### run.sh
#!/bin/bash
# the make line also repeats each setting of config.mk as NAME=value (left out here)
make -C /OpenROAD-flow-scripts/flow DESIGN_CONFIG=/design/flow/config.mk WORK_HOME=/design/flow/orfs CLKGATE_MAP_FILE= finish
### config.mk
export PLATFORM = sky130hd
export DESIGN_NAME = RNG
export DESIGN_NICKNAME = RNG
export VERILOG_FILES = /design/flow/design.v
export SDC_FILE = /design/flow/constraint.sdc
export NUM_CORES = 4
export LEC_CHECK = 0
export CAP_MARGIN = 20
export CORE_MARGIN = 2
export CORE_UTILIZATION = 70
export CTS_CLUSTER_DIAMETER = 32
export CTS_CLUSTER_SIZE = 37
export PLACE_DENSITY = 0.6
export SLEW_MARGIN = 20
### constraint.sdc
create_clock -name core_clock -period 1.79 [get_ports {CLK}]
set_input_delay 0.3580 -clock core_clock [delete_from_list [all_inputs] [get_ports {CLK}]]
set_output_delay 0.3580 -clock core_clock [all_outputs]
set_load 0.01 [all_outputs]
### design.v
`timescale 1ns / 1ps
module RNG(
    input               CLK,
    input               RST,
    input               RND_IN,
    output reg [7:0]    OUT,
    output reg          WE,
    input               FULL
);
reg [7:0]           RND_DAT;
reg [2:0]           RND_SHIFT;
reg                 RND_CNT;
reg [15:0]          start;
reg                 tog;
reg                 rd;
reg                 rd_ok;
reg                 init;
reg [63:0]          l0_0;
reg [64:0]          l0_1;
reg [65:0]          l0_2;
reg [63:0]          l1_0;
reg [64:0]          l1_1;
reg [65:0]          l1_2;
reg [63:0]          l2_0;
reg [64:0]          l2_1;
reg [65:0]          l2_2;
reg [63:0]          l3_0;
reg [64:0]          l3_1;
reg [65:0]          l3_2;
reg [63:0]          l4_0;
reg [64:0]          l4_1;
reg [65:0]          l4_2;
reg [63:0]          l5_0;
reg [64:0]          l5_1;
reg [65:0]          l5_2;
reg [63:0]          l6_0;
reg [64:0]          l6_1;
reg [65:0]          l6_2;
reg [63:0]          l7_0;
reg [64:0]          l7_1;
reg [65:0]          l7_2;
reg [15:0]          i_cnt;
reg [3:0]           upd;
always @(posedge CLK)
begin
    if (!RST) begin
        rd_ok <= 0;
        i_cnt <= 0;
        init <= 0;
        upd <= 0;
        WE <= 0;
    end else begin
        if (init == 0) begin
            rd_ok <= 0;
            if (i_cnt == 208)
                init = 1;
            else if (rd == 1) begin
                rd_ok <= 1;
                i_cnt <= i_cnt + 1;
                case (i_cnt)
                    0:   l0_0[7:0]   <= RND_DAT;
                    1:   l0_0[15:8]  <= RND_DAT;
                    2:   l0_0[23:16] <= RND_DAT;
                    3:   l0_0[31:24] <= RND_DAT;
                    4:   l0_0[39:32] <= RND_DAT;
                    5:   l0_0[47:40] <= RND_DAT;
                    6:   l0_0[55:48] <= RND_DAT;
                    7:   l0_0[63:56] <= RND_DAT;
                    8:   l0_1[7:0]   <= RND_DAT;
                    9:   l0_1[15:8]  <= RND_DAT;
                    10:  l0_1[23:16] <= RND_DAT;
                    11:  l0_1[31:24] <= RND_DAT;
                    12:  l0_1[39:32] <= RND_DAT;
                    13:  l0_1[47:40] <= RND_DAT;
                    14:  l0_1[55:48] <= RND_DAT;
                    15:  l0_1[63:56] <= RND_DAT;
                    16:  l0_1[64]    <= RND_DAT[3];
                    17:  l0_2[7:0]   <= RND_DAT;
                    18:  l0_2[15:8]  <= RND_DAT;
                    19:  l0_2[23:16] <= RND_DAT;
                    20:  l0_2[31:24] <= RND_DAT;
                    21:  l0_2[39:32] <= RND_DAT;
                    22:  l0_2[47:40] <= RND_DAT;
                    23:  l0_2[55:48] <= RND_DAT;
                    24:  l0_2[63:56] <= RND_DAT;
                    25:  l0_2[65:64] <= RND_DAT[5:4];
                    26:  l1_0[7:0]   <= RND_DAT;
                    27:  l1_0[15:8]  <= RND_DAT;
                    28:  l1_0[23:16] <= RND_DAT;
                    29:  l1_0[31:24] <= RND_DAT;
                    30:  l1_0[39:32] <= RND_DAT;
                    31:  l1_0[47:40] <= RND_DAT;
                    32:  l1_0[55:48] <= RND_DAT;
                    33:  l1_0[63:56] <= RND_DAT;
                    34:  l1_1[7:0]   <= RND_DAT;
                    35:  l1_1[15:8]  <= RND_DAT;
                    36:  l1_1[23:16] <= RND_DAT;
                    37:  l1_1[31:24] <= RND_DAT;
                    38:  l1_1[39:32] <= RND_DAT;
                    39:  l1_1[47:40] <= RND_DAT;
                    40:  l1_1[55:48] <= RND_DAT;
                    41:  l1_1[63:56] <= RND_DAT;
                    42:  l1_1[64]    <= RND_DAT[1];
                    43:  l1_2[7:0]   <= RND_DAT;
                    44:  l1_2[15:8]  <= RND_DAT;
                    45:  l1_2[23:16] <= RND_DAT;
                    46:  l1_2[31:24] <= RND_DAT;
                    47:  l1_2[39:32] <= RND_DAT;
                    48:  l1_2[47:40] <= RND_DAT;
                    49:  l1_2[55:48] <= RND_DAT;
                    50:  l1_2[63:56] <= RND_DAT;
                    51:  l1_2[65:64] <= RND_DAT[7:6];
                    52:  l2_0[7:0]   <= RND_DAT;
                    53:  l2_0[15:8]  <= RND_DAT;
                    54:  l2_0[23:16] <= RND_DAT;
                    55:  l2_0[31:24] <= RND_DAT;
                    56:  l2_0[39:32] <= RND_DAT;
                    57:  l2_0[47:40] <= RND_DAT;
                    58:  l2_0[55:48] <= RND_DAT;
                    59:  l2_0[63:56] <= RND_DAT;
                    60:  l2_1[7:0]   <= RND_DAT;
                    61:  l2_1[15:8]  <= RND_DAT;
                    62:  l2_1[23:16] <= RND_DAT;
                    63:  l2_1[31:24] <= RND_DAT;
                    64:  l2_1[39:32] <= RND_DAT;
                    65:  l2_1[47:40] <= RND_DAT;
                    66:  l2_1[55:48] <= RND_DAT;
                    67:  l2_1[63:56] <= RND_DAT;
                    68:  l2_1[64]    <= RND_DAT[0];
                    69:  l2_2[7:0]   <= RND_DAT;
                    70:  l2_2[15:8]  <= RND_DAT;
                    71:  l2_2[23:16] <= RND_DAT;
                    72:  l2_2[31:24] <= RND_DAT;
                    73:  l2_2[39:32] <= RND_DAT;
                    74:  l2_2[47:40] <= RND_DAT;
                    75:  l2_2[55:48] <= RND_DAT;
                    76:  l2_2[63:56] <= RND_DAT;
                    77:  l2_2[65:64] <= RND_DAT[3:2];
                    78:  l3_0[7:0]   <= RND_DAT;
                    79:  l3_0[15:8]  <= RND_DAT;
                    80:  l3_0[23:16] <= RND_DAT;
                    81:  l3_0[31:24] <= RND_DAT;
                    82:  l3_0[39:32] <= RND_DAT;
                    83:  l3_0[47:40] <= RND_DAT;
                    84:  l3_0[55:48] <= RND_DAT;
                    85:  l3_0[63:56] <= RND_DAT;
                    86:  l3_1[7:0]   <= RND_DAT;
                    87:  l3_1[15:8]  <= RND_DAT;
                    88:  l3_1[23:16] <= RND_DAT;
                    89:  l3_1[31:24] <= RND_DAT;
                    90:  l3_1[39:32] <= RND_DAT;
                    91:  l3_1[47:40] <= RND_DAT;
                    92:  l3_1[55:48] <= RND_DAT;
                    93:  l3_1[63:56] <= RND_DAT;
                    94:  l3_1[64]    <= RND_DAT[7];
                    95:  l3_2[7:0]   <= RND_DAT;
                    96:  l3_2[15:8]  <= RND_DAT;
                    97:  l3_2[23:16] <= RND_DAT;
                    98:  l3_2[31:24] <= RND_DAT;
                    99:  l3_2[39:32] <= RND_DAT;
                    100: l3_2[47:40] <= RND_DAT;
                    101: l3_2[55:48] <= RND_DAT;
                    102: l3_2[63:56] <= RND_DAT;
                    103: l3_2[65:64] <= RND_DAT[1:0];
                    104:  l4_0[7:0]   <= RND_DAT;
                    105: l4_0[15:8]  <= RND_DAT;
                    106: l4_0[23:16] <= RND_DAT;
                    107: l4_0[31:24] <= RND_DAT;
                    108: l4_0[39:32] <= RND_DAT;
                    109: l4_0[47:40] <= RND_DAT;
                    110: l4_0[55:48] <= RND_DAT;
                    111: l4_0[63:56] <= RND_DAT;
                    112: l4_1[7:0]   <= RND_DAT;
                    113: l4_1[15:8]  <= RND_DAT;
                    114: l4_1[23:16] <= RND_DAT;
                    115: l4_1[31:24] <= RND_DAT;
                    116: l4_1[39:32] <= RND_DAT;
                    117: l4_1[47:40] <= RND_DAT;
                    118: l4_1[55:48] <= RND_DAT;
                    119: l4_1[63:56] <= RND_DAT;
                    120: l4_1[64]    <= RND_DAT[3];
                    121: l4_2[7:0]   <= RND_DAT;
                    122: l4_2[15:8]  <= RND_DAT;
                    123: l4_2[23:16] <= RND_DAT;
                    124: l4_2[31:24] <= RND_DAT;
                    125: l4_2[39:32] <= RND_DAT;
                    126: l4_2[47:40] <= RND_DAT;
                    127: l4_2[55:48] <= RND_DAT;
                    128: l4_2[63:56] <= RND_DAT;
                    129: l4_2[65:64] <= RND_DAT[5:4];
                    130: l5_0[7:0]   <= RND_DAT;
                    131: l5_0[15:8]  <= RND_DAT;
                    132: l5_0[23:16] <= RND_DAT;
                    133: l5_0[31:24] <= RND_DAT;
                    134: l5_0[39:32] <= RND_DAT;
                    135: l5_0[47:40] <= RND_DAT;
                    136: l5_0[55:48] <= RND_DAT;
                    137: l5_0[63:56] <= RND_DAT;
                    138: l5_1[7:0]   <= RND_DAT;
                    139: l5_1[15:8]  <= RND_DAT;
                    140: l5_1[23:16] <= RND_DAT;
                    141: l5_1[31:24] <= RND_DAT;
                    142: l5_1[39:32] <= RND_DAT;
                    143: l5_1[47:40] <= RND_DAT;
                    144: l5_1[55:48] <= RND_DAT;
                    145: l5_1[63:56] <= RND_DAT;
                    146: l5_1[64]    <= RND_DAT[1];
                    147: l5_2[7:0]   <= RND_DAT;
                    148: l5_2[15:8]  <= RND_DAT;
                    149: l5_2[23:16] <= RND_DAT;
                    150: l5_2[31:24] <= RND_DAT;
                    151: l5_2[39:32] <= RND_DAT;
                    152: l5_2[47:40] <= RND_DAT;
                    153: l5_2[55:48] <= RND_DAT;
                    154: l5_2[63:56] <= RND_DAT;
                    155: l5_2[65:64] <= RND_DAT[7:6];
                    156: l6_0[7:0]   <= RND_DAT;
                    157: l6_0[15:8]  <= RND_DAT;
                    158: l6_0[23:16] <= RND_DAT;
                    159: l6_0[31:24] <= RND_DAT;
                    160: l6_0[39:32] <= RND_DAT;
                    161: l6_0[47:40] <= RND_DAT;
                    162: l6_0[55:48] <= RND_DAT;
                    163: l6_0[63:56] <= RND_DAT;
                    164: l6_1[7:0]   <= RND_DAT;
                    165: l6_1[15:8]  <= RND_DAT;
                    166: l6_1[23:16] <= RND_DAT;
                    167: l6_1[31:24] <= RND_DAT;
                    168: l6_1[39:32] <= RND_DAT;
                    169: l6_1[47:40] <= RND_DAT;
                    170: l6_1[55:48] <= RND_DAT;
                    171: l6_1[63:56] <= RND_DAT;
                    172: l6_1[64]    <= RND_DAT[0];
                    173: l6_2[7:0]   <= RND_DAT;
                    174: l6_2[15:8]  <= RND_DAT;
                    175: l6_2[23:16] <= RND_DAT;
                    176: l6_2[31:24] <= RND_DAT;
                    177: l6_2[39:32] <= RND_DAT;
                    178: l6_2[47:40] <= RND_DAT;
                    179: l6_2[55:48] <= RND_DAT;
                    180: l6_2[63:56] <= RND_DAT;
                    181: l6_2[65:64] <= RND_DAT[3:2];
                    182: l7_0[7:0]   <= RND_DAT;
                    183: l7_0[15:8]  <= RND_DAT;
                    184: l7_0[23:16] <= RND_DAT;
                    185: l7_0[31:24] <= RND_DAT;
                    186: l7_0[39:32] <= RND_DAT;
                    187: l7_0[47:40] <= RND_DAT;
                    188: l7_0[55:48] <= RND_DAT;
                    189: l7_0[63:56] <= RND_DAT;
                    190: l7_1[7:0]   <= RND_DAT;
                    191: l7_1[15:8]  <= RND_DAT;
                    192: l7_1[23:16] <= RND_DAT;
                    193: l7_1[31:24] <= RND_DAT;
                    194: l7_1[39:32] <= RND_DAT;
                    195: l7_1[47:40] <= RND_DAT;
                    196: l7_1[55:48] <= RND_DAT;
                    197: l7_1[63:56] <= RND_DAT;
                    198: l7_1[64]    <= RND_DAT[7];
                    199: l7_2[7:0]   <= RND_DAT;
                    200: l7_2[15:8]  <= RND_DAT;
                    201: l7_2[23:16] <= RND_DAT;
                    202: l7_2[31:24] <= RND_DAT;
                    203: l7_2[39:32] <= RND_DAT;
                    204: l7_2[47:40] <= RND_DAT;
                    205: l7_2[55:48] <= RND_DAT;
                    206: l7_2[63:56] <= RND_DAT;
                    207: l7_2[65:64] <= RND_DAT[1:0];
                endcase
            end
        end else begin
            rd_ok <= 0;
            WE <= 0;
            if (FULL == 0) begin
                WE <= 1;
                OUT <= { l7_0[0] ^ l7_1[0], l6_0[0] ^ l6_1[0], l5_0[0] ^ l5_1[0], l4_0[0] ^ l4_1[0], l3_0[0] ^ l3_1[0], l2_0[0] ^ l2_1[0], l1_0[0] ^ l1_1[0], l0_0[0] ^ l0_1[0]};
                l7_2 <= (l7_2 >> 1) | ((l7_2[0] ^ l7_2[1] ^ l7_2[9] ^ l7_2[10]) << 65);
                l6_2 <= (l6_2 >> 1) | ((l6_2[0] ^ l6_2[1] ^ l6_2[9] ^ l6_2[10]) << 65);
                l5_2 <= (l5_2 >> 1) | ((l5_2[0] ^ l5_2[1] ^ l5_2[9] ^ l5_2[10]) << 65);
                l4_2 <= (l4_2 >> 1) | ((l4_2[0] ^ l4_2[1] ^ l4_2[9] ^ l4_2[10]) << 65);
                l3_2 <= (l3_2 >> 1) | ((l3_2[0] ^ l3_2[1] ^ l3_2[9] ^ l3_2[10]) << 65);
                l2_2 <= (l2_2 >> 1) | ((l2_2[0] ^ l2_2[1] ^ l2_2[9] ^ l2_2[10]) << 65);
                l1_2 <= (l1_2 >> 1) | ((l1_2[0] ^ l1_2[1] ^ l1_2[9] ^ l1_2[10]) << 65);
                l0_2 <= (l0_2 >> 1) | ((l0_2[0] ^ l0_2[1] ^ l0_2[9] ^ l0_2[10]) << 65);
                if (l7_2[0] == 0)
                    l7_0 <= (l7_0 >> 1) | ((l7_0[0] ^ l7_0[1] ^ l7_0[3] ^ l7_0[4]) << 63);
                else
                    l7_1 <= (l7_1 >> 1) | ((l7_1[0] ^ l7_1[18]) << 64);
                if (l6_2[0] == 0)
                    l6_0 <= (l6_0 >> 1) | ((l6_0[0] ^ l6_0[1] ^ l6_0[3] ^ l6_0[4]) << 63);
                else
                    l6_1 <= (l6_1 >> 1) | ((l6_1[0] ^ l6_1[18]) << 64);
                if (l5_2[0] == 0)
                    l5_0 <= (l5_0 >> 1) | ((l5_0[0] ^ l5_0[1] ^ l5_0[3] ^ l5_0[4]) << 63);
                else
                    l5_1 <= (l5_1 >> 1) | ((l5_1[0] ^ l5_1[18]) << 64);
                if (l4_2[0] == 0)
                    l4_0 <= (l4_0 >> 1) | ((l4_0[0] ^ l4_0[1] ^ l4_0[3] ^ l4_0[4]) << 63);
                else
                    l4_1 <= (l4_1 >> 1) | ((l4_1[0] ^ l4_1[18]) << 64);
                if (l3_2[0] == 0)
                    l3_0 <= (l3_0 >> 1) | ((l3_0[0] ^ l3_0[1] ^ l3_0[3] ^ l3_0[4]) << 63);
                else
                    l3_1 <= (l3_1 >> 1) | ((l3_1[0] ^ l3_1[18]) << 64);
                if (l2_2[0] == 0)
                    l2_0 <= (l2_0 >> 1) | ((l2_0[0] ^ l2_0[1] ^ l2_0[3] ^ l2_0[4]) << 63);
                else
                    l2_1 <= (l2_1 >> 1) | ((l2_1[0] ^ l2_1[18]) << 64);
                if (l1_2[0] == 0)
                    l1_0 <= (l1_0 >> 1) | ((l1_0[0] ^ l1_0[1] ^ l1_0[3] ^ l1_0[4]) << 63);
                else
                    l1_1 <= (l1_1 >> 1) | ((l1_1[0] ^ l1_1[18]) << 64);
                if (l0_2[0] == 0)
                    l0_0 <= (l0_0 >> 1) | ((l0_0[0] ^ l0_0[1] ^ l0_0[3] ^ l0_0[4]) << 63);
                else
                    l0_1 <= (l0_1 >> 1) | ((l0_1[0] ^ l0_1[18]) << 64);
            end else begin
                if (rd == 1) begin
                    rd_ok <= 1;
                    upd <= upd + 1;
                    case (upd)
                        0:  l0_0[9:2] <= RND_DAT;
                        1:  l1_0[9:2] <= RND_DAT;
                        2:  l2_0[9:2] <= RND_DAT;
                        3:  l3_0[9:2] <= RND_DAT;
                        4:  l4_0[9:2] <= RND_DAT;
                        5:  l5_0[9:2] <= RND_DAT;
                        6:  l6_0[9:2] <= RND_DAT;
                        7:  l7_0[9:2] <= RND_DAT;
                        8:  l0_1[9:2] <= RND_DAT;
                        9:  l1_1[9:2] <= RND_DAT;
                        10: l2_1[9:2] <= RND_DAT;
                        11: l3_1[9:2] <= RND_DAT;
                        12: l4_1[9:2] <= RND_DAT;
                        13: l5_1[9:2] <= RND_DAT;
                        14: l6_1[9:2] <= RND_DAT;
                        15: l7_1[9:2] <= RND_DAT;
                    endcase
                end
            end
        end
    end
end
always @(posedge CLK)
begin
    if (!RST) begin
        RND_SHIFT <= 0;
        start <= 0;
        tog <= 0;
        rd <= 0;
        RND_CNT <= 0;
        RND_DAT <= 0;
    end else begin
        RND_CNT <= !RND_CNT;
        if (rd_ok)
            rd <= 0;
        if (RND_IN == 0) begin
            tog <= 0;
        end else if (tog == 0) begin
            tog <= 1;
            RND_SHIFT <= RND_SHIFT + 1;
            RND_DAT[RND_SHIFT] <= RND_DAT[RND_SHIFT] ^ RND_CNT;
            if (RND_SHIFT == 0) begin
                if (start < 1024)
                    start <= start + 1;
                else begin
                    rd <= 1;
                end
            end
        end
    end
end
endmodule
==> flow_summary.ini, run 1 <==
; implementation run metrics
[outcome]
status = complete, but fails checks
so_faults = setup timing

[pwr]
seq_power_share = 0.439
pg_seq_mw = 41.3
power-top-group = clock
vdd_drop_max_mv = 1.257
p_per_area_mw_per_mm2 = 1119
powerClk_mw = 51.2
power_frac_comb = 0.016
power_mw = 93.99
switching_power_mw = 19.52
swShare = 0.2077
internal_power_mw = 74.47
pg_comb_mw = 1.46
p_leak_nw = 37.35
clockPowerShare = 0.545

[final_timing]
timing.fmax_ghz = 0.3938
worst_clock_skew_ns = 0.04119
period_used_share = 1.419
tightest_slew_ns = 0.7834
fin_crit_ns = 2.540
fin_ws_ns = -0.7496
slew_headroom = 0.4777
setup_viol = 3125
rsz0062_at_grt = true
final-hold-violation-count = 0
hold_slack_ns = 0.05487
drv_slew = 0

[synthesis]
fp_nets = 6018
synth.avg_cell_area_um2 = 11.17
ys_cells = 5999
synth-async-reset-ratio = 0
ys_sh_mux = 0.001887
ys_seq_frac = 0.7187
synth_chip_area_mm2 = 0.06699
edf_count = 1568
syn-cell-area_mm2 = 0.06699
xor_area_frac = 0.01059
area_leaders = edfxtp_1 70%, nand2_1 17%, clkbuf_1 2.1%
common_cells = 2960 x nand2_1, 1568 x edfxtp_1, 383 x clkbuf_1, 190 x a21oi_1, 172 x nor2_1
yosys_warnings = 1
top_logic_kind = simple AND/OR/NAND/NOR gates
netlist_instances = 5999
synth_cell_types = 52
synth_top_flop_cell = edfxtp_1
yosys.area.top_type_share = 0.7029
adder_share = 0.002802
post-synth-top-count-cell = nand2_1
synth_area_leader_cell = edfxtp_1
yosys.area_share.aoi = 0.04059
synth_flops = 1621
ys_sh_simple = 0.1988

[clock_network]
clock-sinks = 1621
clockBufferDepth = 4
htreeDepth = 5
cts_root_buf = clkbuf_16
numCtsBuffers = 276
ctsHoldBuffers = 0
cts_tree = yes
path_clk_slew_ns = 0.05
clk_latency_ns = 0.87

[floorplan]
io_pins = 13
die_area_mm2 = 0.09819
fp_util = 0.7061
die_h_um = 313.3
coreArea_mm2 = 0.09487
die_x_um = 313.3
std_cell_rows = 113

[setup_path]
cp-startpoint = i_cnt[12]
critPathMaxFanout = 7
reg2regPathDepth = 9
r2r_start = i_cnt[12]
crit_end = l3_1[6]
start_kind = flop
crit_family = simple AND/OR/NAND/NOR gates
path_cells = or4_4, buf_12, nor4_4, buf_12, buf_4, buf_6, buf_6, a21oi_4, nor2_4
cp.required_ns = 2.32
cp_slowest_cell = or4_4
cp_num_cells = 9
path_class = reg -> reg
worstReg2RegEnd = l3_1[6]
critPathArrivalTime_ns = 3.07
critPathMaxStageDelay_ns = 0.58
regToRegSetupSlack_ns = -0.75
worst_setup_path_end_kind = flop
path_buffers = 5

[final_layout]
final_cells = 7879
layout.nets = 6434
area_growth_pct = 25.37

[route]
drt-total-wl_um = 186200
vias = 48483
wl_per_cell_um = 23.63
ant_nets = 0
routed_via_density = 6.153
drtIter0Drc = 6633
drc_errors = 0
dr.pass1.iters = 7

[global_routing]
antenna_found_initial = 2
grt_pass1_vias = 48925
grt_start_max_net_pins = 174
grt_overflow = 0
grt_pass1_wl_um = 281200
grt_usage = 0.3774

[hold_path]
min_from = RST
min_path_cells = 3
min_path_type = in -> reg
worstHoldEndpoint = rd_ok

[place]
place_inst = 7355
routabilityCongestion = 0.8617
hpwlAfterDp_um = 104500
port_buffers = 12

[job]
warnings = 63
drv_cap = 0
cell type report:
type	instances	area (µm²)
Multi-Input combinational cell	3912	18280
Fill cell	3883	10890
Tap cell	1265	1583
Clock buffer	313	7246
Timing Repair Buffer	582	6925
Clock inverter	163	1705
Sequential cell	1621	48150
Antenna cell	1	2.502
Inverter	22	82.58
routing by layer:
layer	global-route usage	wire length (µm)
met5	0	0
met1	0.5033	66210
met3	0.08444	22290
met4	0.1721	8457
met2	0.6029	89190
timing repair:
action,CTS,global route
endpoints found under the hold margin,0,0
endpoints found under the setup margin,3130,3151
pin swaps,36,19
gates cloned,3,2
gates resized,92,52
buffers inserted,23,19
stage by stage:
stage,utilization,instance area [µm²],setup slack (ns),TNS [ns]
floorplan,-,67730,-0.5599,-806.31
global placement,0.7770,73710,-0.8328,-1224.81
detailed placement,0.7770,73710,-0.8582,-1308.56
CTS,0.8800,83490,-0.6491,-1095.98
global route,0.8852,83980,-0.8034,-1404.91
finish,0.8852,83980,-0.7496,-1213.72
==> run 2, diff against run 1 <==
- CORE_UTILIZATION: 70 -> 68
- CTS_CLUSTER_DIAMETER: 32 -> 372
- CTS_CLUSTER_SIZE: 37 -> unset
- clock period: 1.79 -> 2.32 ns (I/O delays scaled with it)
==> flow_summary.ini, run 2 <==
; implementation run metrics
[outcome]
status = complete, but fails checks
so_faults = setup timing

[synthesis]
xor_area_frac = 0.01059
post-synth-top-count-cell = nand2_1
synth-async-reset-ratio = 0
yosys.area.top_type_share = 0.7029
area_leaders = edfxtp_1 70%, nand2_1 17%, clkbuf_1 2.1%
synth_area_leader_cell = edfxtp_1
ys_sh_simple = 0.1988
synth_cell_types = 52
synth_chip_area_mm2 = 0.06699
edf_count = 1568
top_logic_kind = simple AND/OR/NAND/NOR gates
yosys.area_share.aoi = 0.04059
yosys_warnings = 1
syn-cell-area_mm2 = 0.06699
ys_sh_mux = 0.001887
ys_cells = 5999
synth_top_flop_cell = edfxtp_1
adder_share = 0.002802
synth_flops = 1621
netlist_instances = 5999
synth.avg_cell_area_um2 = 11.17
common_cells = 2960 x nand2_1, 1568 x edfxtp_1, 383 x clkbuf_1, 190 x a21oi_1, 172 x nor2_1
ys_seq_frac = 0.7187
fp_nets = 6018

[route]
dr.pass1.iters = 6
vias = 44823
ant_nets = 0
routed_via_density = 5.931
drtIter0Drc = 5403
drt-total-wl_um = 163100
wl_per_cell_um = 21.59
drc_errors = 0

[global_routing]
grt_overflow = 0
antenna_found_initial = 1
grt_usage = 0.3259
top_usage_layer = met2
grt_pass1_vias = 43715
grt.met1_usage = 0.4586
grt_start_max_net_pins = 231
grt.met2_usage = 0.5304
grt_pass1_wl_um = 252800
gr-usage-met3 = 0.05031

[pwr]
seq_power_share = 0.552
pg_comb_mw = 0.950
p_per_area_mw_per_mm2 = 740.1
powerClk_mw = 24.9
power_mw = 57.70
clockPowerShare = 0.432
p_leak_nw = 34.43
power-top-group = sequential cells
vdd_drop_max_mv = 0.6835
internal_power_mw = 46.10
power_frac_comb = 0.016
switching_power_mw = 11.60
pg_seq_mw = 31.8
swShare = 0.2010

[final_timing]
rsz0062_at_grt = true
final-hold-violation-count = 0
fin_ws_ns = -0.1752
worst_clock_skew_ns = 0.02337
fin_crit_ns = 2.495
drv_slew = 0
slew_headroom = 0.3149
period_used_share = 1.076
timing.fmax_ghz = 0.4008
setup_viol = 939
tightest_slew_ns = 1.028

[setup_path]
cp.required_ns = 2.85
crit_family = simple AND/OR/NAND/NOR gates
path_class = reg -> reg
path_buffers = 5
cp_num_cells = 9
critPathMaxFanout = 9
worstReg2RegEnd = l6_1[34]
cp-startpoint = i_cnt[15]
reg2regPathDepth = 9
crit_end = l6_1[34]
path_cells = or4_4, buf_6, nor4_4, a2bb2oi_4, buf_12, buf_12, buf_6, a21oi_4, buf_12
regToRegSetupSlack_ns = -0.18
cp_slowest_cell = or4_4
critPathMaxStageDelay_ns = 0.57
crit_top_cell = buf_12
critPathArrivalTime_ns = 3.03
worst_setup_path_end_kind = flop
start_kind = flop
r2r_start = i_cnt[15]

[clock_network]
clock-sinks = 1621
path_clk_slew_ns = 0.06
numCtsBuffers = 160
cts_root_buf = clkbuf_16
clk_latency_ns = 0.78
clockBufferDepth = 3
ctsHoldBuffers = 0
cts_tree = yes
htreeDepth = 4

[place]
placed_area_mm2 = 0.07224
hpwlAfterDp_um = 98030
routabilityCongestion = 0.8921
port_buffers = 12
place_ws_ns = -0.3851
place_inst = 7246

[final_layout]
regArea_mm2 = 0.04815
final_cell_area_mm2 = 0.07796
num-fill-cells = 5905
area_growth_pct = 16.38
final_cells = 7557
layout.nets = 6165
logic_area_mm2 = 0.01802
fin_util = 0.7956

[hold_path]
min_from = RST
min_path_cells = 5
worstHoldEndpoint = i_cnt[0]
min_path_type = in -> reg

[floorplan]
die_area_mm2 = 0.1010
die_h_um = 317.9
std_cell_rows = 115
coreArea_mm2 = 0.09799
io_pins = 13
fp_util = 0.6836
die_x_um = 317.9

[job]
warnings = 60
drv_cap = 0
[run 2: area by class of cell]
type | instances | share of cell area
Sequential cell | 1621 | 0.6177
Clock buffer | 199 | 0.05444
Multi-Input combinational cell | 3912 | 0.2312
Clock inverter | 86 | 0.009276
Antenna cell | 1 | 0.00003210
Inverter | 22 | 0.001059
Tap cell | 1287 | 0.02066
Timing Repair Buffer | 429 | 0.06572
[run 2: timing repair]
action	in CTS	in global routing
gates cloned	2	2
endpoints found under the setup margin	1019	1194
buffers inserted	10	13
resized	52	42
pin swaps	14	13
hold endpoints to repair	0	0
[run 2: metal layers]
| metal | share of wire | vias to the layer above | wire, µm |
|---|---|---|---|
| met5 | 0.000080 | - | 13 |
| met4 | 0.031 | 2 | 4991 |
| met3 | 0.089 | 299 | 14450 |
| met2 | 0.48 | 2158 | 79050 |
| met1 | 0.40 | 21973 | 64630 |
| li1 | - | 20391 | - |
[run 2: per-stage QoR]
| stage | hold slack [ns] | setup TNS (ns) |
|---|---|---|
| 4_1_cts | 0.3913 | -71.17 |
| 2_1_floorplan | 0.4302 | -1.523 |
| 6_report | 0.4241 | -72.88 |
| 3_3_place_gp | 0.4432 | -142.20 |
| 3_5_place_dp | 0.4471 | -167.68 |
| 5_1_grt | 0.4223 | -130.23 |
==> run 3, diff against run 2 <==
- ABC_AREA: unset -> 1
- CORE_UTILIZATION: 68 -> 72
- CTS_CLUSTER_SIZE: unset -> 10
- SETUP_SLACK_MARGIN: unset -> 0.55
- TNS_END_PERCENT: unset -> 10
- clock period: 2.32 -> 2.02 ns (I/O delays scaled with it)
==> flow_summary.ini, run 3 <==
; implementation run metrics
[outcome]
status = complete, but fails checks
so_faults = setup timing

[setup_path]
critPathMaxFanout = 8
crit_end = l5_2[33]
crit_top_cell = buf_6
r2r_start = i_cnt[13]
worstReg2RegEnd = l5_2[33]
path_cells = inv_2, nand4_1, nor3_4, buf_6, buf_12, nand2_8, nor2_4, buf_6, a21oi_1, nor2_2, buf_4
critPathArrivalTime_ns = 2.70
worst_setup_path_end_kind = flop
cp-startpoint = i_cnt[13]
regToRegSetupSlack_ns = -0.20
cp.required_ns = 2.50
path_buffers = 5
path_class = reg -> reg
start_kind = flop
crit_family = buffers and inverters
cp_num_cells = 11
cp_slowest_cell = dfxtp_2
reg2regPathDepth = 11
critPathMaxStageDelay_ns = 0.32

[hold_path]
min_path_cells = 4
min_path_type = in -> reg
min_from = RND_IN
worstHoldEndpoint = tog

[route]
ant_nets = 0
routed_via_density = 5.958
drc_errors = 0
wl_per_cell_um = 21.63
vias = 46740
antenna_cells = 0
drt-total-wl_um = 169700
drtIter0Drc = 6761
dr.pass1.iters = 8

[clock_network]
htreeDepth = 4
numCtsBuffers = 180
cts_tree = yes
clk_latency_ns = 0.79
clockBufferDepth = 3
clock-sinks = 1621
path_clk_slew_ns = 0.06
cts_root_buf = clkbuf_16

[synthesis]
common_cells = 3116 x nand2_1, 1568 x edfxtp_1, 286 x nor2_1, 238 x a21oi_1, 208 x clkbuf_1
area_leaders = edfxtp_1 70%, nand2_1 17%, a21oi_1 1.8%
post-synth-top-count-cell = nand2_1
ys_cells = 6238
yosys_warnings = 1
ys_sh_simple = 0.2101
synth_flops = 1621
xor_area_frac = 0.01029
top_logic_kind = simple AND/OR/NAND/NOR gates
yosys.area_share.aoi = 0.02460
edf_count = 1568
yosys.area.top_type_share = 0.7002
ys_sh_mux = 0
synth_chip_area_mm2 = 0.06724
synth_top_flop_cell = edfxtp_1
adder_share = 0.002791
netlist_instances = 6238
synth-async-reset-ratio = 0
synth_cell_types = 36
ys_seq_frac = 0.7160
syn-cell-area_mm2 = 0.06724
fp_nets = 6257
synth.avg_cell_area_um2 = 10.78
synth_area_leader_cell = edfxtp_1

[global_routing]
antenna_found_initial = 2
grt_pass1_vias = 45645
grt_usage = 0.3563
grt_pass1_wl_um = 257800
grt_start_max_net_pins = 168
grt_overflow = 0

[floorplan]
die_area_mm2 = 0.09586
coreArea_mm2 = 0.09291
fp_util = 0.7238
io_pins = 13
die_h_um = 309.6
std_cell_rows = 112
die_x_um = 309.6

[pwr]
internal_power_mw = 54.04
seq_power_share = 0.544
power_frac_comb = 0.039
clockPowerShare = 0.417
vdd_drop_max_mv = 1.053
powerClk_mw = 28.4
power-top-group = sequential cells
power_mw = 68.10
pg_comb_mw = 2.66
switching_power_mw = 14.06
p_per_area_mw_per_mm2 = 858.3
swShare = 0.2064
pg_seq_mw = 37.1
p_leak_nw = 33.36

[place]
port_buffers = 12
routabilityCongestion = 0.9002
hpwlAfterDp_um = 100500

[final_timing]
timing.fmax_ghz = 0.4500
fin_ws_ns = -0.2024
setup_viol = 1480
period_used_share = 1.100
fin_crit_ns = 2.222
worst_clock_skew_ns = 0.03610
slew_headroom = 0.5038
rsz0062_at_grt = true
fin_tns_setup_ns = -157.08
tightest_slew_ns = 0.7444
final-hold-violation-count = 0
drv_slew = 0

[job]
drv_cap = 0
warnings = 46

[final_layout]
logic_area_mm2 = 0.01827
num-fill-cells = 4782
regArea_mm2 = 0.04816
layout.nets = 6560
area_growth_pct = 17.98
run 3: timing repair:
item,4_1_cts,5_1_grt
hold buffers,0,0
pin swaps,36,43
resized,116,137
endpoints found under the setup margin,3144,3165
cloned,5,6
buffers inserted,15,13
run 3: layer usage:
| layer | vias to the layer above | wire (µm) | track usage | part of all wire |
|---|---|---|---|---|
| met4 | 4 | 6045 | 0.1378 | 0.036 |
| met5 | - | 23 | 0 | 0.00014 |
| met3 | 371 | 18580 | 0.07439 | 0.11 |
| met2 | 2754 | 81950 | 0.5747 | 0.48 |
| met1 | 22481 | 63100 | 0.4835 | 0.37 |
| li1 | 21130 | - | - | - |
run 3: metrics by stage:
stage          cell area, µm²  instances  worst slack (ns)  utilization  hold WS [ns]
2_1_floorplan           68140       6238          -0.05892            -        0.4071
4_1_cts                 78520       7826           -0.1729       0.8451        0.3175
6_report                79340       7845           -0.2024       0.8539        0.3561
3_3_place_gp            73050       7574           -0.5167       0.7862        0.4135
3_5_place_dp            73050       7574           -0.5986       0.7862        0.4195
5_1_grt                 79340       7845           -0.2868       0.8539        0.4025
run 3: layout make-up:
type                    instances  share of cell area
clock buffers                 227             0.06007
inverters                     121            0.006119
repair inverters                1           0.0001419
multi-input cells            4066              0.2303
well taps                    1254             0.01978
repair buffers                550             0.07594
flip-flops and latches       1621              0.6070
clock inverters                 5           0.0006466
==> run 4, diff against run 3 <==
- ABC_AREA: 1 -> unset
- CELL_PAD_IN_SITES_GLOBAL_PLACEMENT: unset -> 1
- CORE_MARGIN: 2 -> 7
- CORE_UTILIZATION: 72 -> 40
- CTS_CLUSTER_DIAMETER: 372 -> 69
- CTS_CLUSTER_SIZE: 10 -> unset
- GPL_ROUTABILITY_DRIVEN: unset -> 0
- HOLD_SLACK_MARGIN: unset -> 0.26
- MIN_ROUTING_LAYER: unset -> met2
- PLACE_DENSITY: 0.6 -> unset
- SETUP_SLACK_MARGIN: 0.55 -> 0.76
- TNS_END_PERCENT: 10 -> unset
- clock period: 2.02 -> 3.12 ns (I/O delays scaled with it)
==> flow_summary.ini, run 4 <==
; implementation run metrics
[global_routing]
grt_usage = 0.2992
grt_pass1_wl_um = 278800
grt_overflow = 0
grt_pass1_vias = 64925
antenna_found_initial = 0
grt_start_max_net_pins = 212

[floorplan]
std_cell_rows = 150
die_x_um = 423.2
io_pins = 13
fp_util = 0.4019
coreArea_mm2 = 0.1667
die_area_mm2 = 0.1791
die_h_um = 423.2

[final_timing]
rsz0062_at_grt = true
fin_ws_ns = 0.4373
drv_slew = 0
timing.fmax_ghz = 0.3728
final-hold-violation-count = 0
worst_clock_skew_ns = 0.02860
tightest_slew_ns = 1.037
setup_viol = 0
fin_crit_ns = 2.683
period_used_share = 0.8598
slew_headroom = 0.3063
fin_tns_setup_ns = 0

[setup_path]
crit_top_cell = buf_4
cp.required_ns = 3.64
critPathArrivalTime_ns = 3.20
critPathMaxFanout = 8
path_class = reg -> reg
r2r_start = i_cnt[12]
crit_family = simple AND/OR/NAND/NOR gates
cp-startpoint = i_cnt[12]
path_cells = or4_4, buf_12, buf_6, buf_4, nor4_4, buf_4, clkbuf_16, a21oi_1, nor2_4
critPathMaxStageDelay_ns = 0.55
regToRegSetupSlack_ns = 0.44
worst_setup_path_end_kind = flop
path_buffers = 5
cp_slowest_cell = or4_4
cp_num_cells = 9
worstReg2RegEnd = l1_0[34]
crit_end = l1_0[34]
reg2regPathDepth = 9
start_kind = flop

[job]
drv_cap = 0
warnings = 84

[synthesis]
synth.avg_cell_area_um2 = 11.17
yosys_warnings = 1
netlist_instances = 5999
fp_nets = 6018
synth_area_leader_cell = edfxtp_1
adder_share = 0.002802
common_cells = 2960 x nand2_1, 1568 x edfxtp_1, 383 x clkbuf_1, 190 x a21oi_1, 172 x nor2_1
synth_chip_area_mm2 = 0.06699
ys_sh_mux = 0.001887
xor_area_frac = 0.01059
synth-async-reset-ratio = 0
ys_seq_frac = 0.7187
edf_count = 1568
syn-cell-area_mm2 = 0.06699
synth_top_flop_cell = edfxtp_1
yosys.area_share.aoi = 0.04059
area_leaders = edfxtp_1 70%, nand2_1 17%, clkbuf_1 2.1%
synth_flops = 1621
yosys.area.top_type_share = 0.7029
post-synth-top-count-cell = nand2_1
synth_cell_types = 52
ys_sh_simple = 0.1988
ys_cells = 5999
top_logic_kind = simple AND/OR/NAND/NOR gates

[pwr]
pg_seq_mw = 23.7
power_frac_comb = 0.017
swShare = 0.2138
seq_power_share = 0.531
pg_comb_mw = 0.771
powerClk_mw = 20.1
power-top-group = sequential cells
vdd_drop_max_mv = 0.5786
internal_power_mw = 35.02
switching_power_mw = 9.524
p_per_area_mw_per_mm2 = 556.5
p_leak_nw = 34.49
clockPowerShare = 0.451

[clock_network]
clock-sinks = 1621
clockBufferDepth = 3
clk_latency_ns = 0.84
ctsHoldBuffers = 0
path_clk_slew_ns = 0.06
numCtsBuffers = 174
cts_tree = yes
cts_root_buf = clkbuf_16
htreeDepth = 4

[place]
port_buffers = 12
hpwlAfterDp_um = 104100
place_ws_ns = 0.2520
place_inst = 8029

[route]
drc_errors = 6
wl_per_cell_um = 22.09
drtIter0Drc = 7507
vias = 57840
ant_nets = 0
drt-total-wl_um = 186500
dr.pass1.iters = 50
routed_via_density = 6.850

[final_layout]
num-fill-cells = 15329
final_cells = 8444
layout.nets = 6122
area_growth_pct = 19.49
logic_area_mm2 = 0.01896
regArea_mm2 = 0.04818

[outcome]
status = complete, but fails checks
so_faults = DRC

[hold_path]
min_from = RST
worstHoldEndpoint = WE
min_path_cells = 4
min_path_type = in -> reg
run 4: timing repair:
action                     in CTS  in global routing
gates cloned                   14                  5
pin swaps                      23                106
setup endpoints to repair    1487               1577
buffers inserted               37                 46
gates resized                 207                235
run 4: layout make-up:
| type | count | share of cell area |
|---|---|---|
| timing repair buffer | 372 | 0.05898 |
| inverter | 22 | 0.001063 |
| antenna | 7 | 0.0002188 |
| clock buffer | 221 | 0.05740 |
| sequential | 1621 | 0.6019 |
| clock inverter | 85 | 0.009098 |
| multi-input combinational | 3912 | 0.2369 |
| tap | 2204 | 0.03445 |
run 4: per-stage QoR:
| step | area (µm²) | total power, mW | util | hold WS (ns) |
|---|---|---|---|---|
| final | 80040 | 44.55 | 0.4803 | 0.3983 |
| after global placement | 71670 | 24.86 | 0.4301 | 0.4445 |
| after global routing | 80030 | 45.75 | 0.4802 | 0.3781 |
| after CTS | 78510 | 44.72 | 0.4711 | 0.3266 |
| after detailed placement | 71670 | 24.88 | 0.4301 | 0.4444 |
| after floorplan | 67520 | 24.52 | - | 0.4302 |
run 4: layer usage:
| metal | wire length (µm) | vias to the layer above | track usage |
|---|---|---|---|
| li1 | - | 20252 | - |
| met1 | 0 | 20258 | - |
| met2 | 91900 | 16297 | 0.3360 |
| met3 | 82640 | 984 | 0.4401 |
| met4 | 10350 | 49 | 0.04989 |
| met5 | 1631 | - | 0.08250 |
==> run 5, diff against run 4 <==
- ABC_AREA: unset -> 1
- CELL_PAD_IN_SITES_GLOBAL_PLACEMENT: 1 -> unset
- CORE_MARGIN: 7 -> 2
- CORE_UTILIZATION: 40 -> 72
- CTS_CLUSTER_DIAMETER: 69 -> 372
- CTS_CLUSTER_SIZE: unset -> 10
- GPL_ROUTABILITY_DRIVEN: 0 -> unset
- HOLD_SLACK_MARGIN: 0.26 -> unset
- MIN_ROUTING_LAYER: met2 -> unset
- PLACE_DENSITY: unset -> 0.6
- SETUP_SLACK_MARGIN: 0.76 -> 0.59
- TNS_END_PERCENT: unset -> 15
- clock period: 3.12 -> 2.02 ns (I/O delays scaled with it)
==> flow_summary.ini, run 5 <==
; implementation run metrics
[outcome]
status = complete, but fails checks
so_faults = setup timing

[pwr]
pg_comb_mw = 2.70
vdd_drop_max_mv = 0.8756
internal_power_mw = 54.15
swShare = 0.2074
power_mw = 68.32
powerClk_mw = 28.6
p_per_area_mw_per_mm2 = 858.8
pg_seq_mw = 37.1
power_frac_comb = 0.039
switching_power_mw = 14.17
power-top-group = sequential cells
clockPowerShare = 0.418
seq_power_share = 0.543
p_leak_nw = 33.43

[synthesis]
synth_flops = 1621
synth_cell_types = 36
synth-async-reset-ratio = 0
ys_seq_frac = 0.7160
synth_chip_area_mm2 = 0.06724
xor_area_frac = 0.01029
top_logic_kind = simple AND/OR/NAND/NOR gates
synth_area_leader_cell = edfxtp_1
fp_nets = 6257
yosys.area.top_type_share = 0.7002
area_leaders = edfxtp_1 70%, nand2_1 17%, a21oi_1 1.8%
synth.avg_cell_area_um2 = 10.78
yosys.area_share.aoi = 0.02460
syn-cell-area_mm2 = 0.06724
ys_cells = 6238
edf_count = 1568
post-synth-top-count-cell = nand2_1
ys_sh_simple = 0.2101
ys_sh_mux = 0
adder_share = 0.002791
synth_top_flop_cell = edfxtp_1
yosys_warnings = 1
netlist_instances = 6238
common_cells = 3116 x nand2_1, 1568 x edfxtp_1, 286 x nor2_1, 238 x a21oi_1, 208 x clkbuf_1

[place]
hpwlAfterDp_um = 102800
place_inst = 7600
place_ws_ns = -0.6510
port_buffers = 12
routabilityCongestion = 0.8996

[global_routing]
grt_start_max_net_pins = 120
grt_pass1_wl_um = 260400
grt_usage = 0.3600
antenna_found_initial = 5
grt_pass1_vias = 45860
grt_overflow = 0

[final_timing]
period_used_share = 1.086
worst_clock_skew_ns = 0.02742
setup_viol = 1481
fin_ws_ns = -0.1744
fin_crit_ns = 2.194
rsz0062_at_grt = true
final-hold-violation-count = 0
drv_slew = 0
slew_headroom = 0.4323
tightest_slew_ns = 0.8516
timing.fmax_ghz = 0.4557
hold_slack_ns = 0.3325

[hold_path]
min_path_cells = 4
min_from = RND_IN
worstHoldEndpoint = tog
min_path_type = in -> reg

[clock_network]
clk_latency_ns = 0.78
path_clk_slew_ns = 0.06
ctsHoldBuffers = 0
cts_root_buf = clkbuf_16
cts_tree = yes
htreeDepth = 4
numCtsBuffers = 180
clockBufferDepth = 3
clock-sinks = 1621

[floorplan]
die_area_mm2 = 0.09586
coreArea_mm2 = 0.09291
die_x_um = 309.6
die_h_um = 309.6
fp_util = 0.7238
std_cell_rows = 112
io_pins = 13

[final_layout]
layout.nets = 6573
final_cells = 7851
area_growth_pct = 18.31
num-fill-cells = 4602
fin_util = 0.8563

[route]
dr.pass1.iters = 8
vias = 46991
drt-total-wl_um = 171500
drtIter0Drc = 6318
ant_nets = 0
wl_per_cell_um = 21.84
routed_via_density = 5.985
drc_errors = 0

[setup_path]
reg2regPathDepth = 13
path_cells = inv_2, nand4_1, nor3_4, buf_12, nand3_2, nand2_2, nor2_4, buf_12, buf_12, inv_16, bufbuf_16, nor2_4, buf_4
worst_setup_path_end_kind = flop
cp_slowest_cell = dfxtp_2
crit_family = buffers and inverters
path_buffers = 7
r2r_start = i_cnt[13]
critPathMaxFanout = 6
regToRegSetupSlack_ns = -0.17
cp-startpoint = i_cnt[13]
cp.required_ns = 2.50
cp_num_cells = 13
crit_top_cell = buf_12
path_class = reg -> reg
critPathArrivalTime_ns = 2.68
start_kind = flop
worstReg2RegEnd = l0_2[34]
crit_end = l0_2[34]
critPathMaxStageDelay_ns = 0.35

[job]
warnings = 48
drv_cap = 0
-- run 5: layer usage --
metal	wire length (µm)	track usage
met1	63490	0.4912
met2	82890	0.5857
met3	18440	0.06093
met4	6637	0.1456
met5	10	0
-- run 5: per-stage QoR --
stage	TNS, ns	instance area (µm²)
final	-132.42	79550
after global routing	-257.67	79550
after CTS	-148.59	79120
after detailed placement	-740.05	73660
after global placement	-749.07	73660
after floorplan	-0.4973	68320
-- run 5: final cells by class --
cell class | instances | area [µm²] | area share
flip-flops and latches | 1621 | 48160 | 0.6054
multi-input cells | 4065 | 18230 | 0.2291
repair buffers | 565 | 6295 | 0.07913
clock buffers | 220 | 4782 | 0.06011
well taps | 1254 | 1569 | 0.01972
inverters | 121 | 475.5 | 0.005977
clock inverters | 4 | 42.54 | 0.0005347
diodes | 1 | 2.502 | 0.00003146
-- run 5: timing repair --
action / 4_1_cts / 5_1_grt
endpoints found under the setup margin: 3065 / 3160
buffers inserted: 13 / 5
cloned: 2 / 6
resized: 131 / 67
pin swaps: 41 / 36
==> run 6, diff against run 5 <==
- ABC_AREA: 1 -> unset
- CELL_PAD_IN_SITES_DETAIL_PLACEMENT: unset -> 0
- CORE_ASPECT_RATIO: unset -> 0.73
- CTS_CLUSTER_DIAMETER: 372 -> unset
- CTS_CLUSTER_SIZE: 10 -> 26
- GPL_TIMING_DRIVEN: unset -> 1
- MAX_ROUTING_LAYER: unset -> met5
- PLACE_DENSITY: 0.6 -> unset
- SETUP_SLACK_MARGIN: 0.59 -> 0.72
- SLEW_MARGIN: 20 -> 0
- TNS_END_PERCENT: 15 -> unset
- clock period: 2.02 -> 2.42 ns (I/O delays scaled with it)
==> flow_summary.ini, run 6 <==
; implementation run metrics
[outcome]
status = complete, but fails checks
so_faults = setup timing

[setup_path]
cp-startpoint = i_cnt[15]
cp_num_cells = 10
r2r_start = i_cnt[15]
path_buffers = 6
regToRegSetupSlack_ns = -0.17
cp.required_ns = 2.90
start_kind = flop
reg2regPathDepth = 10
critPathArrivalTime_ns = 3.07
critPathMaxFanout = 11
critPathMaxStageDelay_ns = 0.54
worstReg2RegEnd = l6_1[43]
crit_family = buffers and inverters
cp_slowest_cell = or4_4
path_class = reg -> reg
crit_top_cell = buf_12
crit_end = l6_1[43]
path_cells = or4_4, buf_12, nor4_4, buf_4, a2bb2oi_4, buf_6, buf_12, buf_12, buf_16, a21oi_4
worst_setup_path_end_kind = flop

[floorplan]
std_cell_rows = 95
fp_util = 0.7272
die_x_um = 361
coreArea_mm2 = 0.09212
die_h_um = 264.6
io_pins = 13
die_area_mm2 = 0.09552

[pwr]
pg_seq_mw = 30.5
switching_power_mw = 10.89
power-top-group = sequential cells
p_per_area_mw_per_mm2 = 701.2
powerClk_mw = 22.6
internal_power_mw = 43.10
p_leak_nw = 33.95
power_frac_comb = 0.017
seq_power_share = 0.565
clockPowerShare = 0.418
swShare = 0.2017
pg_comb_mw = 0.911
vdd_drop_max_mv = 0.6769

[place]
place_inst = 7104
placed_area_mm2 = 0.07122
routabilityCongestion = 0.9291
hpwlAfterDp_um = 97790
port_buffers = 12

[synthesis]
ys_sh_mux = 0.001887
xor_area_frac = 0.01059
syn-cell-area_mm2 = 0.06699
common_cells = 2960 x nand2_1, 1568 x edfxtp_1, 383 x clkbuf_1, 190 x a21oi_1, 172 x nor2_1
edf_count = 1568
synth_flops = 1621
top_logic_kind = simple AND/OR/NAND/NOR gates
yosys.area.top_type_share = 0.7029
fp_nets = 6018
synth-async-reset-ratio = 0
synth_chip_area_mm2 = 0.06699
synth.avg_cell_area_um2 = 11.17
area_leaders = edfxtp_1 70%, nand2_1 17%, clkbuf_1 2.1%
netlist_instances = 5999
adder_share = 0.002802
post-synth-top-count-cell = nand2_1
synth_cell_types = 52
synth_top_flop_cell = edfxtp_1
ys_cells = 5999
ys_seq_frac = 0.7187
yosys_warnings = 1
ys_sh_simple = 0.1988
synth_area_leader_cell = edfxtp_1
yosys.area_share.aoi = 0.04059

[final_layout]
area_growth_pct = 14.94
layout.nets = 6107
regArea_mm2 = 0.04815
logic_area_mm2 = 0.01811
num-fill-cells = 4833
final_cells = 7413
final_cell_area_mm2 = 0.07699

[clock_network]
clockBufferDepth = 3
htreeDepth = 4
cts_tree = yes
numCtsBuffers = 147
clock-sinks = 1621
clk_latency_ns = 0.77
cts_root_buf = clkbuf_16
path_clk_slew_ns = 0.06

[global_routing]
grt_start_max_net_pins = 209
grt_pass1_wl_um = 253400
grt_overflow = 0
grt_pass1_vias = 43092
grt_usage = 0.3514
antenna_found_initial = 6

[hold_path]
min_from = RST
worstHoldEndpoint = RND_DAT[4]
min_path_cells = 4
min_path_type = in -> reg

[final_timing]
rsz0062_at_grt = true
slew_headroom = 0.3109
fin_ws_ns = -0.1702
fin_crit_ns = 2.590
final-hold-violation-count = 0
tightest_slew_ns = 1.034
drv_slew = 0
fin_tns_setup_ns = -91.60
period_used_share = 1.070
timing.fmax_ghz = 0.3861
setup_viol = 931
worst_clock_skew_ns = 0.02254

[route]
wl_per_cell_um = 22.85
antenna_cells = 0
vias = 45610
dr.pass1.iters = 8
drt-total-wl_um = 169400
routed_via_density = 6.153
drtIter0Drc = 6931
ant_nets = 0
drc_errors = 0

[job]
warnings = 54
drv_cap = 0
run 6: cell type report:
cell class | instances | area share
timing repair buffer | 384 | 0.05937
inverter | 22 | 0.001073
tap | 1212 | 0.01970
sequential | 1621 | 0.6254
multi-input combinational | 3912 | 0.2353
clock buffer | 188 | 0.05142
clock inverter | 74 | 0.007719
run 6: layer usage:
layer / vias up / track usage / wire length (µm)
li1: 20271 / - / -
met1: 22034 / 0.5385 / 66130
met2: 2958 / 0.5136 / 75440
met3: 343 / 0.07679 / 23030
met4: 4 / 0.1079 / 4738
met5: - / 0 / 24
run 6: stage by stage:
stage	power, mW	util	hold slack (ns)	setup slack, ns
finish	53.99	0.8358	0.3277	-0.1702
global route	55.09	0.8358	0.3221	-0.2422
CTS	53.99	0.8297	0.2788	-0.1272
detailed placement	31.99	0.7731	0.4495	-0.1931
global placement	31.95	0.7731	0.4427	-0.1941
floorplan	31.61	-	0.4302	0.07007
run 6: what timing repair did:
action	in CTS	in global routing
setup buffers	16	19
endpoints found under the setup margin	3103	3139
pin swaps	14	13
resized	67	50
gates cloned	6	6
hold buffers	0	0
==> run 7, diff against run 6 <==
- CAP_MARGIN: 20 -> 15
- CELL_PAD_IN_SITES_DETAIL_PLACEMENT: 0 -> unset
- CORE_ASPECT_RATIO: 0.73 -> 0.71
- CTS_CLUSTER_DIAMETER: unset -> 90
- CTS_CLUSTER_SIZE: 26 -> unset
- GPL_TIMING_DRIVEN: 1 -> unset
- MAX_ROUTING_LAYER: met5 -> unset
- PLACE_DENSITY: unset -> 0.42
- SETUP_SLACK_MARGIN: 0.72 -> 0.58
- SLEW_MARGIN: 0 -> 20
- clock period: 2.42 -> 2.02 ns (I/O delays scaled with it)
==> flow_summary.ini, run 7 <==
; implementation run metrics
[final_timing]
drv_slew = 0
setup_viol = 1659
worst_clock_skew_ns = 0.02290
slew_headroom = 0.4025
period_used_share = 1.252
timing.fmax_ghz = 0.3953
fin_ws_ns = -0.5097
tightest_slew_ns = 0.8963
fin_crit_ns = 2.530
final-hold-violation-count = 0
rsz0062_at_grt = true
fin_tns_setup_ns = -524.27

[setup_path]
cp_num_cells = 8
regToRegSetupSlack_ns = -0.51
critPathMaxStageDelay_ns = 0.56
path_class = reg -> reg
reg2regPathDepth = 8
critPathArrivalTime_ns = 3.00
worstReg2RegEnd = l0_2[47]
critPathMaxFanout = 8
crit_family = simple AND/OR/NAND/NOR gates
path_buffers = 4
path_cells = or4_4, buf_12, buf_12, nor4_4, buf_4, a31oi_1, nor2_1, buf_4
worst_setup_path_end_kind = flop
start_kind = flop
crit_end = l0_2[47]
r2r_start = i_cnt[15]
cp-startpoint = i_cnt[15]
cp_slowest_cell = or4_4
cp.required_ns = 2.49

[pwr]
clockPowerShare = 0.422
vdd_drop_max_mv = 0.8232
power_frac_comb = 0.019
pg_comb_mw = 1.23
power-top-group = sequential cells
power_mw = 65.37
swShare = 0.2014
pg_seq_mw = 36.5
powerClk_mw = 27.6
p_leak_nw = 34.98
switching_power_mw = 13.17
p_per_area_mw_per_mm2 = 827.6
internal_power_mw = 52.20
seq_power_share = 0.559

[synthesis]
ys_sh_mux = 0.001887
syn-cell-area_mm2 = 0.06699
synth_chip_area_mm2 = 0.06699
synth_area_leader_cell = edfxtp_1
xor_area_frac = 0.01059
yosys_warnings = 1
top_logic_kind = simple AND/OR/NAND/NOR gates
common_cells = 2960 x nand2_1, 1568 x edfxtp_1, 383 x clkbuf_1, 190 x a21oi_1, 172 x nor2_1
netlist_instances = 5999
edf_count = 1568
synth_cell_types = 52
synth.avg_cell_area_um2 = 11.17
post-synth-top-count-cell = nand2_1
ys_sh_simple = 0.1988
synth_top_flop_cell = edfxtp_1
adder_share = 0.002802
synth-async-reset-ratio = 0
yosys.area.top_type_share = 0.7029
ys_seq_frac = 0.7187
ys_cells = 5999
yosys.area_share.aoi = 0.04059
area_leaders = edfxtp_1 70%, nand2_1 17%, clkbuf_1 2.1%
fp_nets = 6018
synth_flops = 1621

[route]
wl_per_cell_um = 22.80
drtIter0Drc = 6947
drc_errors = 0
ant_nets = 0
routed_via_density = 6.109
drt-total-wl_um = 173400
vias = 46464
dr.pass1.iters = 6

[global_routing]
gr-usage-met3 = 0.07706
grt_pass1_vias = 44573
grt_usage = 0.3627
antenna_found_initial = 6
grt.met1_usage = 0.5438
grt_pass1_wl_um = 261600
grt.met2_usage = 0.5450
grt_start_max_net_pins = 180
grt_overflow = 0
top_usage_layer = met2

[clock_network]
clock-sinks = 1621
clk_latency_ns = 0.78
cts_root_buf = clkbuf_16
numCtsBuffers = 147
cts_tree = yes
path_clk_slew_ns = 0.06
clockBufferDepth = 3
htreeDepth = 4

[final_layout]
area_growth_pct = 17.91
final_cell_area_mm2 = 0.07898
layout.nets = 6260

[floorplan]
die_x_um = 366.0
std_cell_rows = 94
coreArea_mm2 = 0.09244
die_h_um = 261.0
fp_util = 0.7246
die_area_mm2 = 0.09553
io_pins = 13

[job]
warnings = 57
drv_cap = 0

[outcome]
so_faults = setup timing
status = complete, but fails checks

[place]
placed_area_mm2 = 0.07330
routabilityCongestion = 0.9454
port_buffers = 12
hpwlAfterDp_um = 106600

[hold_path]
worstHoldEndpoint = tog
min_path_cells = 2
min_path_type = in -> reg
min_from = RND_IN
==> run 7: layout make-up <==
| cell class | count | area, µm² |
|---|---|---|
| Timing Repair Buffer | 537 | 6152 |
| Inverter | 22 | 82.58 |
| Sequential cell | 1621 | 48150 |
| Tap cell | 1248 | 1562 |
| Multi-Input combinational cell | 3912 | 18370 |
| Clock buffer | 189 | 4014 |
| Antenna cell | 2 | 5.005 |
| Fill cell | 4623 | 13460 |
| Clock inverter | 75 | 645.6 |
==> run 7: stage by stage <==
stage / instances / util / hold WS [ns] / worst slack (ns)
final: 7606 / 0.8544 / 0.3306 / -0.5097
after global routing: 7604 / 0.8544 / 0.3194 / -0.5546
after CTS: 7588 / 0.8494 / 0.2814 / -0.4429
after detailed placement: 7316 / 0.7929 / 0.4569 / -0.6455
after global placement: 7316 / 0.7929 / 0.4435 / -0.5825
after floorplan: 5999 / - / 0.4302 / -0.3299
==> run 7: layer usage <==
metal / wire length [µm] / vias up
li1: - / 20573
met1: 67860 / 22584
met2: 78050 / 2926
met3: 22530 / 377
met4: 4939 / 4
met5: 27 / -
==> run 7: what timing repair did <==
item | in CTS | in global routing
buffers inserted | 8 | 15
hold buffers | 0 | 0
gates cloned | 0 | 1
gates resized | 107 | 65
setup endpoints to repair | 3177 | 3180
pin swaps | 37 | 18
==> run 8, diff against run 7 <==
- ABC_AREA: unset -> 1
- CAP_MARGIN: 15 -> 0
- CELL_PAD_IN_SITES_DETAIL_PLACEMENT: unset -> 1
- CELL_PAD_IN_SITES_GLOBAL_PLACEMENT: unset -> 0
- CORE_ASPECT_RATIO: 0.71 -> unset
- CORE_MARGIN: 2 -> 7
- CORE_UTILIZATION: 72 -> 52
- CTS_CLUSTER_DIAMETER: 90 -> 69
- GPL_ROUTABILITY_DRIVEN: unset -> 0
- HOLD_SLACK_MARGIN: unset -> 0.26
- MIN_ROUTING_LAYER: unset -> met2
- PLACE_DENSITY: 0.42 -> unset
- SETUP_SLACK_MARGIN: 0.58 -> 0.76
- SLEW_MARGIN: 20 -> 40
- clock period: 2.02 -> 6.18 ns (I/O delays scaled with it)
==> flow_summary.ini, run 8 <==
; implementation run metrics
[place]
port_buffers = 12
hpwlAfterDp_um = 99370
place_ws_ns = 1.407

[clock_network]
clock-sinks = 1621
clk_latency_ns = 0.83
path_clk_slew_ns = 0.06
post_cts_resized = 0
cts_root_buf = clkbuf_16
cts_tree = yes
clockBufferDepth = 3
htreeDepth = 4
ctsHoldBuffers = 0
numCtsBuffers = 168
post-cts-setup-buffers = 0

[setup_path]
reg2regPathDepth = 8
critPathMaxStageDelay_ns = 0.64
path_buffers = 5
worstReg2RegEnd = l0_2[0]
path_class = in -> reg
regToRegSetupSlack_ns = 2.38
cp-startpoint = FULL
crit_family = buffers and inverters
r2r_start = init
critPathArrivalTime_ns = 4.66
cp_num_cells = 9
start_kind = primary input
worst_setup_path_end_kind = flop
cp.required_ns = 6.63
path_cells = clkdlybuf4s50_1, nand2_1, inv_1, nor2_1, inv_1, nor2_2, inv_2, buf_12, nor2_1
critPathMaxFanout = 46
crit_end = l0_2[0]
cp_slowest_cell = nor2_1

[global_routing]
antenna_found_initial = 0
grt_start_max_net_pins = 224
grt_overflow = 0
grt_usage = 0.3800
grt_pass1_vias = 67194
grt_pass1_wl_um = 281200

[pwr]
power_frac_comb = 0.035
powerClk_mw = 10.0
vdd_drop_max_mv = 0.3122
clockPowerShare = 0.437
p_leak_nw = 30.54
switching_power_mw = 5.122
p_per_area_mw_per_mm2 = 310.9
seq_power_share = 0.527
pg_seq_mw = 12.1
pg_comb_mw = 0.815
power-top-group = sequential cells
swShare = 0.2230
internal_power_mw = 17.84

[route]
routed_via_density = 7.533
drt-total-wl_um = 186500
dr.pass1.iters = 15
drtIter0Drc = 10732
vias = 59396
ant_nets = 0
drc_errors = 0
wl_per_cell_um = 23.66

[synthesis]
edf_count = 1568
ys_cells = 6238
synth_flops = 1621
synth_top_flop_cell = edfxtp_1
synth_area_leader_cell = edfxtp_1
area_leaders = edfxtp_1 70%, nand2_1 17%, a21oi_1 1.8%
ys_sh_simple = 0.2101
yosys_warnings = 1
fp_nets = 6257
synth-async-reset-ratio = 0
synth.avg_cell_area_um2 = 10.78
ys_sh_mux = 0
adder_share = 0.002791
synth_chip_area_mm2 = 0.06724
common_cells = 3116 x nand2_1, 1568 x edfxtp_1, 286 x nor2_1, 238 x a21oi_1, 208 x clkbuf_1
syn-cell-area_mm2 = 0.06724
top_logic_kind = simple AND/OR/NAND/NOR gates
post-synth-top-count-cell = nand2_1
yosys.area.top_type_share = 0.7002
xor_area_frac = 0.01029
netlist_instances = 6238
ys_seq_frac = 0.7160
yosys.area_share.aoi = 0.02460
synth_cell_types = 36

[hold_path]
worstHoldEndpoint = start[11]
min_path_type = reg -> reg
min_path_cells = 2
min_from = start[11]

[final_timing]
setup_viol = 0
period_used_share = 0.6822
fin_tns_setup_ns = 0
final-hold-violation-count = 0
drv_slew = 0
fin_crit_ns = 4.216
slew_headroom = 0.3475
tightest_slew_ns = 0.9777
fin_ws_ns = 1.964
timing.fmax_ghz = 0.2372
worst_clock_skew_ns = 0.03687
rsz0062_at_grt = false

[floorplan]
fp_util = 0.5260
io_pins = 13
die_h_um = 373.6
coreArea_mm2 = 0.1278
die_x_um = 373.6
std_cell_rows = 131
die_area_mm2 = 0.1396

[final_layout]
area_growth_pct = 9.858
fin_util = 0.5778
layout.nets = 6083

[outcome]
status = timing/DRC/antenna clean

[job]
warnings = 72
drv_cap = 0
[run 8: cell type report]
cell class,count,area (µm²)
Inverter,121,460.4
Clock buffer,230,4636
Timing Repair Buffer,90,1059
Tap cell,1662,2079
Sequential cell,1621,48150
Antenna cell,24,60.06
Multi-Input combinational cell,4062,16830
Fill cell,13410,53970
Clock inverter,75,599.3
[run 8: routing by layer]
metal,part of all wire,vias up,track usage
met1,0,20164,-
met3,0.40,1765,0.4889
li1,-,20163,-
met4,0.094,34,0.1044
met2,0.50,17270,0.4596
met5,0.0053,-,0.1169
[run 8: through the flow]
| stage | std cells | cell area (µm²) | hold slack [ns] | power [mW] |
|---|---|---|---|---|
| 2_1_floorplan | 6238 | 67240 | 0.4071 | 12.79 |
| 3_3_place_gp | 7540 | 68180 | 0.4143 | 13.07 |
| 3_5_place_dp | 7552 | 68420 | 0.4263 | 13.11 |
| 4_1_cts | 7857 | 73660 | 0.4294 | 22.91 |
| 5_1_grt | 7861 | 73810 | 0.4626 | 23.46 |
| 6_report | 7885 | 73870 | 0.4343 | 22.96 |
Power and IR drop assume default switching activity.
